==> flow/design.v <==
module axi_stream_insert_header #(
    parameter DATA_WD = 32,
    parameter DATA_BYTE_WD = DATA_WD / 8,
    parameter BYTE_CNT_WD = $clog2(DATA_BYTE_WD)
) (
    input clk,
    input rst_n,
    input valid_in,
    input [DATA_WD-1 : 0] data_in,
    input [DATA_BYTE_WD-1 : 0] keep_in,
    input last_in,
    output ready_in,
    output valid_out,
    output [DATA_WD-1 : 0] data_out,
    output [DATA_BYTE_WD-1 : 0] keep_out,
    output last_out,
    input ready_out,
    input valid_insert,
    input [DATA_WD-1 : 0] header_insert,
    input [DATA_BYTE_WD-1 : 0] keep_insert,
    input [BYTE_CNT_WD : 0] byte_insert_cnt,
    output ready_insert
);
function [BYTE_CNT_WD:0]count_1;
    input [DATA_BYTE_WD-1:0] data_in;
    reg [BYTE_CNT_WD:0]cnt,n;
begin
    cnt=0;
    for (n=0;n<DATA_BYTE_WD; n=n+1) begin
        if(data_in[n])
            cnt = cnt+1'b1; 
            count_1 =cnt;
    end
end
endfunction
localparam IDEL = 4'b0001;
localparam HAEDER_INSERT = 4'b0010;
localparam WAIT = 4'b0100;
localparam IN_OUT = 4'b1000;
reg [3:0] current_state;
reg [3:0] next_state;
reg [BYTE_CNT_WD : 0] byte_insert_cnt_temp;
reg [DATA_BYTE_WD-1 : 0] keep_insert_temp;
reg [DATA_WD-1:0] mem [0:4];
reg [1:0] addr_in;
reg [1:0] addr_out;
reg[4:0] cnt_temp;
reg [DATA_BYTE_WD-1 : 0] keepin_last;
wire [BYTE_CNT_WD:0] keepin_last_count;
wire [4:0] out_cnt ;
reg [2*DATA_WD-1 : 0] data_out_reg;
reg [2*DATA_BYTE_WD-1 : 0] keep_out_reg;
reg last_out_reg;
reg [4:0]cnt_out_temp;
    assign keepin_last_count = count_1(keepin_last); 
    assign ready_in = (current_state == HAEDER_INSERT || current_state==IN_OUT)?1'b1:1'b0;
    assign ready_insert = (current_state == IDEL)?1'b1:1'b0;
    assign valid_out = (current_state == IN_OUT)?1'b1:1'b0;
    assign out_cnt = (keepin_last_count+byte_insert_cnt_temp>DATA_BYTE_WD)?cnt_temp+1'b1:cnt_temp; 
    always @(posedge clk or negedge rst_n) begin
        if(!rst_n)begin
            current_state <= IDEL;
        end else begin
            current_state <= next_state;
        end
    end
    always @(*) begin
        next_state = IDEL;
        case (current_state)
            IDEL:begin
                if(valid_insert && ready_insert) 
                    next_state = HAEDER_INSERT;
                else 
                    next_state = IDEL;     
            end
            HAEDER_INSERT:begin
                if(ready_out && addr_in == 2'd3) 
                    next_state = IN_OUT;
                else if(addr_in == 2'd3)
                    next_state = WAIT; 
                else
                    next_state = HAEDER_INSERT;     
            end
            WAIT:begin
                if(valid_in && ready_out) 
                    next_state = IN_OUT;
                else 
                    next_state = WAIT;     
            end
            IN_OUT:begin
                if(last_out) 
                    next_state = IDEL;
                else 
                    next_state = IN_OUT;     
            end
            default: next_state = IDEL;
        endcase    
    end
    always @(posedge clk or negedge rst_n) begin
        if(!rst_n)begin
            byte_insert_cnt_temp <= 'b0;
            keep_insert_temp <= 'b0;
        end else if(valid_insert && ready_insert) begin
            byte_insert_cnt_temp <= byte_insert_cnt; 
            keep_insert_temp <= keep_insert;
        end else begin
            byte_insert_cnt_temp <= byte_insert_cnt_temp;
            keep_insert_temp <= keep_insert_temp;
        end
    end
    integer k;
    always @(posedge clk or negedge rst_n) begin
        if(!rst_n)begin
            addr_in <= 2'd0;
            cnt_temp <= 5'b0;
            keepin_last <= 'b0; 
            for(k=0;k<=4;k=k+1) 
               mem[k] <= 32'b0;        
        end else if(valid_insert && ready_insert && addr_in==2'd0) begin 
            addr_in <= addr_in + 1'b1;
            mem[addr_in] <= header_insert;
            cnt_temp <= 5'b0;
            keepin_last <= 'b0;
        end else if (valid_in && ready_in && last_in) begin 
            addr_in <= addr_in + 1'b1;
            mem[addr_in] <= data_in;
            cnt_temp <= cnt_temp + 1'b1;
            keepin_last <= keep_in;
        end else if (valid_in && ready_in) begin 
            addr_in <= addr_in + 1'b1;
            mem[addr_in] <= data_in;
            cnt_temp <= cnt_temp + 1'b1;
            keepin_last <= keepin_last;
        end else begin
            addr_in <= addr_in;
            cnt_temp <= cnt_temp;
            keepin_last <= keepin_last;
        end
    end
    always @(posedge clk or negedge rst_n) begin
        if(!rst_n)begin
            data_out_reg <= 'b0;
            keep_out_reg <= 'b0;
            last_out_reg <= 1'b0;
            addr_out <= 'b0;
            cnt_out_temp <= 'b0;
        end else if((current_state==HAEDER_INSERT || current_state==WAIT) && next_state == IN_OUT) begin 
            data_out_reg <= {mem[addr_out],mem[addr_out+1]} << (DATA_BYTE_WD - byte_insert_cnt)*8;
            keep_out_reg <= {DATA_BYTE_WD{1'b1}};
            last_out_reg <= 1'b0;
            addr_out <= addr_out + 1'b1;
            cnt_out_temp <= cnt_out_temp+1'b1;
        end else if (valid_out && ready_out) begin
            data_out_reg <= {mem[addr_out],mem[addr_out+1]} << (DATA_BYTE_WD - byte_insert_cnt)*8; 
            addr_out <= addr_out + 1'b1;
            cnt_out_temp <= cnt_out_temp+1'b1;
            if (cnt_out_temp == out_cnt-1'b1) begin
            last_out_reg <= 1'b1;
            keep_out_reg <= {keep_insert_temp,keepin_last} << (DATA_BYTE_WD - byte_insert_cnt);            
            end else begin                                                                                                                                           
            last_out_reg <= 1'b0;
            keep_out_reg <= {DATA_BYTE_WD{1'b1}};               
            end
        end else begin
            data_out_reg <= data_out_reg;
            keep_out_reg <= keep_out_reg;
            last_out_reg <= 1'b0;
            addr_out <= 'b0;
            cnt_out_temp <= 'b0;
        end
    end
    assign data_out = data_out_reg[2*DATA_WD-1:DATA_WD];
    assign keep_out = (out_cnt == cnt_temp)?keep_out_reg[2*DATA_BYTE_WD-1:DATA_BYTE_WD]:keep_out_reg[DATA_BYTE_WD-1:0];
    assign last_out = last_out_reg;
endmodule
==> flow/config.mk <==
export PLATFORM = sky130hd
export DESIGN_NAME = axi_stream_insert_header
export DESIGN_NICKNAME = axi_stream_insert_header
export VERILOG_FILES = /design/flow/design.v
export SDC_FILE = /design/flow/constraint.sdc
export NUM_CORES = 4
export LEC_CHECK = 0
export CAP_MARGIN = 20
export CORE_MARGIN = 2
export CORE_UTILIZATION = 66
export CTS_CLUSTER_DIAMETER = 345
export CTS_CLUSTER_SIZE = 25
export PLACE_DENSITY = 0.6
export SETUP_SLACK_MARGIN = -0.22
export SLEW_MARGIN = 20
==> flow/constraint.sdc <==
create_clock -name core_clock -period 3.64 [get_ports {clk}]
set_input_delay 0.7280 -clock core_clock [delete_from_list [all_inputs] [get_ports {clk}]]
set_output_delay 0.7280 -clock core_clock [all_outputs]
set_load 0.01 [all_outputs]
run.sh (not shown) runs the stock make flow with config.mk's settings and CLKGATE_MAP_FILE=.
The baseline reached the layout checks and failed them: negative setup slack.
Then changed:
Settings changed: CORE_UTILIZATION 66 to 51, CTS_CLUSTER_DIAMETER 345 to 338, CTS_CLUSTER_SIZE 25 to 100, SETUP_SLACK_MARGIN -0.22 to not set.
Clock period 3.64 ns to 5.5 ns, I/O delays scaled along.
Effect: With this change the flow finished clean. Count of clock-buffer cells in the layout falls by 1. Die area rises by 28%. Power went down by 40%. Clock skew is about the same. Sequential cell count stays the same. Global-route usage came out lower by 10 points.
Then changed:
Settings changed: CAP_MARGIN 20 to 35, CORE_ASPECT_RATIO set to 1.74, CORE_MARGIN 2 to 10, PLACE_DENSITY 0.6 to 0.52, TNS_END_PERCENT set to 20.
Effect: The new run passed the timing, design-rule and antenna checks; global-route usage falls by 3.1 points; setup slack improved by 0.0079 ns; utilization is lower by 0.83 points; via count goes up by about 2%; final area stays flat; power is about the same; sequential cell count is unchanged; sequential power stays flat; non-clock buffer count climbs by 3.
Then changed:
Settings changed: ABC_AREA set to 0, CAP_MARGIN 35 to 20, CELL_PAD_IN_SITES_GLOBAL_PLACEMENT set to 3, CORE_ASPECT_RATIO 1.74 to not set, CORE_MARGIN 10 to 2, CORE_UTILIZATION 51 to 21, CTS_CLUSTER_DIAMETER 338 to not set, CTS_CLUSTER_SIZE 100 to not set, GPL_TIMING_DRIVEN set to 0, PLACE_DENSITY 0.52 to 0.9, SETUP_SLACK_MARGIN set to 1.02, TNS_END_PERCENT 20 to 95.
=> Area after synthesis does not change; setup slack improved by 0.61 ns; sequential share of layout area decreases by 2.3 points; power increases by 10%; cell area increases by 6.7%; global-route usage decreases by 9.0 points; clock power increases by about 7%; utilization decreases by 34 points; die area increases by 94%.

Setup of try-cedar:
Starts from the design.v that is shown in full above.
clock: 4.75 ns
lec_check: 0
abc_area: 0
cap_margin: 25
core_aspect_ratio: 0.69
core_margin: 6
core_utilization: 65
cts_cluster_diameter: 257
cts_cluster_size: 54
gpl_timing_driven: 0
place_density_lb_addon: 0.28
slew_margin: 0
tns_end_percent: 55
Although try-cedar finished all stages, its layout failed final checks on negative setup slack.
What try-lagoon does differently from try-cedar at the input level:
- TNS_END_PERCENT removed (was 55)
- PLACE_DENSITY newly set to 0.6
- CAP_MARGIN changed from 25 to 20
- CTS_CLUSTER_SIZE removed (was 54)
- ABC_AREA removed (was 0)
- GPL_TIMING_DRIVEN removed (was 0)
- CORE_MARGIN changed from 6 to 2
- PLACE_DENSITY_LB_ADDON removed (was 0.28)
- CORE_UTILIZATION changed from 65 to 66
- CORE_ASPECT_RATIO removed (was 0.69)
- SLEW_MARGIN changed from 0 to 20
- CTS_CLUSTER_DIAMETER removed (was 257)
- the clock period (ns, I/O delays scaled along) changed from 4.75 to 4.29
### Flow results
try-lagoon finished every stage and its layout cleared the timing, design-rule and antenna checks.
Delta (try-lagoon minus try-cedar): pre-CTS setup slack rose by 0.24 ns, leakage component of the power stayed essentially flat.
Hold slack delta (try-lagoon − try-cedar): favourable
Of try-cedar and try-lagoon, try-cedar shows the higher routed length on met2, with try-lagoon below it.
Summary of try-lagoon over try-cedar: non-clock buffer count down about 30%; buffer share of cell area down 1.2 points; design area down 1.0%.
The lower area overhead of the layout relative to synthesis of try-cedar and try-lagoon is in try-lagoon.
try-lagoon ended with more share of cell area taken by flip-flops and latches than try-cedar.
Against try-cedar, try-lagoon reports a clock power that is higher.
Between try-cedar and try-lagoon, the count of input and output buffers is lower for try-cedar.
--- input diff try-lagoon..try-yarrow ---
- CORE_UTILIZATION changed from 66 to 68
- ABC_AREA newly set to 1
- CTS_CLUSTER_SIZE newly set to 98
- the clock period (ns, I/O delays scaled along) changed from 4.29 to 3.23
[summary]
Complete run, failing final checks: try-yarrow, reason negative setup slack. Compared with try-lagoon, in try-yarrow cell resize tally after clock tree synthesis higher; clock power shows an increase of about 36%; sequential area share after synthesis fell 3.1 points. Half-perimeter wire length of the detailed placement result was lower in try-lagoon than in try-yarrow. try-yarrow vs try-lagoon: areal power density over the cells up by more than a quarter.
Here is what was changed in the inputs of try-tundra compared with try-yarrow.
- setting SETUP_SLACK_MARGIN to -0.27 for the first time
- removing PLACE_DENSITY (formerly 0.6)
- changing CORE_UTILIZATION from 68 to 72
- removing CTS_CLUSTER_SIZE (formerly 98)
- removing ABC_AREA (formerly 1)
- changing the clock period (ns, I/O delays scaled along) from 3.23 to 3.53
Findings:
STATUS run=try-tundra STAGES=ALL_DONE FINAL_CHECKS=FAILED CAUSE=negative setup slack. Compared with try-yarrow, in try-tundra detailed-routed wire length on met3 moved up; net count reported at finish has decreased; routed length on met2 -2.9%. In the tables for try-yarrow and try-tundra, final core utilization reads lower with try-yarrow. From try-yarrow to try-tundra the numbers moved as follows: hold slack moved up, final cell area excluding filler cells moved down, layout multi-input combinational cell count moved down. Launching element of the worst setup path: keepin_last[1] -> try-yarrow, keepin_last[0] -> try-tundra.
Inputs modified between try-tundra and try-maple:
- CORE_UTILIZATION changed from 72 to 17
- SETUP_SLACK_MARGIN removed (was -0.27)
- PLACE_DENSITY newly set to 0.6
- the clock period (ns, I/O delays scaled along) changed from 3.53 to 5.09
Results
try-maple finished all stages; the layout is clean.
[compare] base=try-tundra new=try-maple: count of buffers not belonging to the clock network in the layout decreased by 47 relative to the old numbers; required time at the endpoint of the critical path increased by 1.25 ns relative to the old numbers.
try-tundra → try-maple: part of the power in the clock network has increased, count of clock-buffer cells in the layout decreased 1.
Setup changes, try-maple to try-ember
- swapping 17 for 63 in CORE_UTILIZATION
- putting CTS_CLUSTER_DIAMETER at 345 where nothing was set
- putting CTS_CLUSTER_SIZE at 17 where nothing was set
- swapping 5.09 for 3.64 in the clock period (ns, I/O delays scaled along)
==> results <==
try-ember: complete, dirty (negative setup slack). Going from try-maple to try-ember, clock share of power dropped 1.5 points, via count of the first global-routing pass went up by 349. Taking try-maple as the reference, in try-ember average vias per placed instance saw an increase; final weighted congestion of routability-driven global placement went up by about 7%. From try-maple to try-ember the numbers moved as follows: via count now larger; post-cts gate resize count now larger; non-clock buffer total of the final layout now larger; sequential fraction of total cell area now larger; final total negative setup slack now smaller. Between try-ember and try-maple, the post-layout net count is lower for try-maple. try-ember vs try-maple: logic gate share of total power up in try-ember.

// axi_stream_insert_header: RTL as listed in full above, without the edits since
Settings: LEC_CHECK=0, ABC_AREA=1, CAP_MARGIN=20, CELL_PAD_IN_SITES_DETAIL_PLACEMENT=0, CORE_MARGIN=2, CORE_UTILIZATION=71, CTS_CLUSTER_SIZE=75, GPL_ROUTABILITY_DRIVEN=1, HOLD_SLACK_MARGIN=-0.09, PLACE_DENSITY=0.72, SETUP_SLACK_MARGIN=0.48, SLEW_MARGIN=20; clock period 3.39 ns.
The first run finished but failed the layout checks on setup timing.
Rerun with:
--- a/flow/config.mk
+++ b/flow/config.mk
@@ -14,5 +14,5 @@
 export GPL_ROUTABILITY_DRIVEN = 1
-export HOLD_SLACK_MARGIN = -0.09
-export PLACE_DENSITY = 0.72
-export SETUP_SLACK_MARGIN = 0.48
+export HOLD_SLACK_MARGIN = 0.28
+export PLACE_DENSITY_LB_ADDON = 0.02
+export SETUP_SLACK_MARGIN = 0.11
 export SLEW_MARGIN = 20
Outcome:
- The changed run completed, yet does not pass: setup timing
- die area stays the same
- routed wire length drops by 1.4%
- via count hardly moves
- maximum frequency climbs by 9.2%
- synthesized cell count is unchanged
- hold slack gains 250 ps
- flip-flop count does not change
Rerun with:
--- a/flow/config.mk
+++ b/flow/config.mk
@@ -14,5 +14,5 @@
 export GPL_ROUTABILITY_DRIVEN = 1
-export HOLD_SLACK_MARGIN = 0.28
+export HOLD_SLACK_MARGIN = -0.09
 export PLACE_DENSITY_LB_ADDON = 0.02
-export SETUP_SLACK_MARGIN = 0.11
+export SETUP_SLACK_MARGIN = -0.15
 export SLEW_MARGIN = 20
==> flow/constraint.sdc (replaced) <==
create_clock -name core_clock -period 2.83 [get_ports {clk}]
set_input_delay 0.5660 -clock core_clock [delete_from_list [all_inputs] [get_ports {clk}]]
set_output_delay 0.5660 -clock core_clock [all_outputs]
set_load 0.01 [all_outputs]
The changed run ran to the end with violations: setup timing. Die size does not change. Setup slack gets worse by 500 ps. Non-clock buffer count rose by 8. Area after synthesis stays the same. First-iteration DRC count falls by 15%.

Setup of run A:
// axi_stream_insert_header: RTL as listed in full above, without the edits since
clock: 2.83 ns
lec_check: 0
abc_area: 1
cap_margin: 20
core_margin: 2
core_utilization: 72
cts_cluster_diameter: 375
cts_cluster_size: 40
place_density: 0.76
setup_slack_margin: -0.27
slew_margin: 20
The flow for run A finished, though final verification flagged setup timing.
[inputs] run B vs run A
Settings: SETUP_SLACK_MARGIN no longer set, was -0.27; PLACE_DENSITY now 0.38, was 0.76; CTS_CLUSTER_DIAMETER now 355, was 375; CTS_CLUSTER_SIZE now 100, was 40; the clock period (ns, I/O delays scaled along) now 1.56, was 2.83.
Findings:
The number of placed instances, taps included of run B exceeds that of run A by 5.6%. From run B to run A, top-level port count did not move at all. Max placed wire-length estimate after detailed placement across run B and run A: run B. Run status, run B: aborted in clock tree synthesis, error DPL-0038. Run A → run B: placed standard-cell area went up 1100 sq um; synthesized cell count now sits at about the same level; chip area line of the yosys report roughly the same. From run A to run B the numbers moved as follows: post-place setup slack went down by 1070 ps, placer congestion estimate moved up.
Setup changes, run B to run C
Settings: setting PLACE_DENSITY_LB_ADDON to 0.01 for the first time; removing PLACE_DENSITY (formerly 0.38).
### Flow results
- Run C: aborted in clock tree synthesis (tool error)
- Reported for run C and run B, share of synthesized area occupied by flip-flops and latches turned out identical to the last digit.
- Placed wire-length estimate after detailed placement, run C vs run B: down slightly
- Compared with run B, in run C number of synthesized register bits now sits at about the same level, post-detailed-placement cell area now sits lower, post-synthesis mux area share now sits at about the same level.
- Compared run B against run C; area fraction in and, or, nand and nor cells after synthesis within noise.
- Run B → run C: cell area after synthesis neither gained nor lost much, final weighted congestion in routability-driven placement has increased, adder and majority gate portion of the synthesized area held steady, setup slack at placement moved down.
#### Input delta (run D over run C)
Settings: an added PLACE_DENSITY of 0.6; a change of CORE_UTILIZATION from 72 to 42; a change of CTS_CLUSTER_DIAMETER from 355 to 338; a deleted PLACE_DENSITY_LB_ADDON that had been 0.01; a change of the clock period (ns, I/O delays scaled along) from 1.56 to 5.5.
Results
Run C and run D ended up with nearly the same synthesized area. Instance area at placement (lower): run D. Between run C and run D, the total nets after synthesis figures differ only marginally. Run D finished every step from synthesis to the final layout, and the layout passed the timing, design-rule and antenna checks. Changes observed in run D relative to run C: initial standard-cell utilization of the core lost 31 points; area of the die picked up an extra 69%; cell count after placement picked up an extra 26. Against run C as the reference, run D delivers a higher pre-CTS worst setup slack. Die width (lower): run C. Run C -> run D: area of the core increased by more than half.
Power and IR drop assume default switching activity.
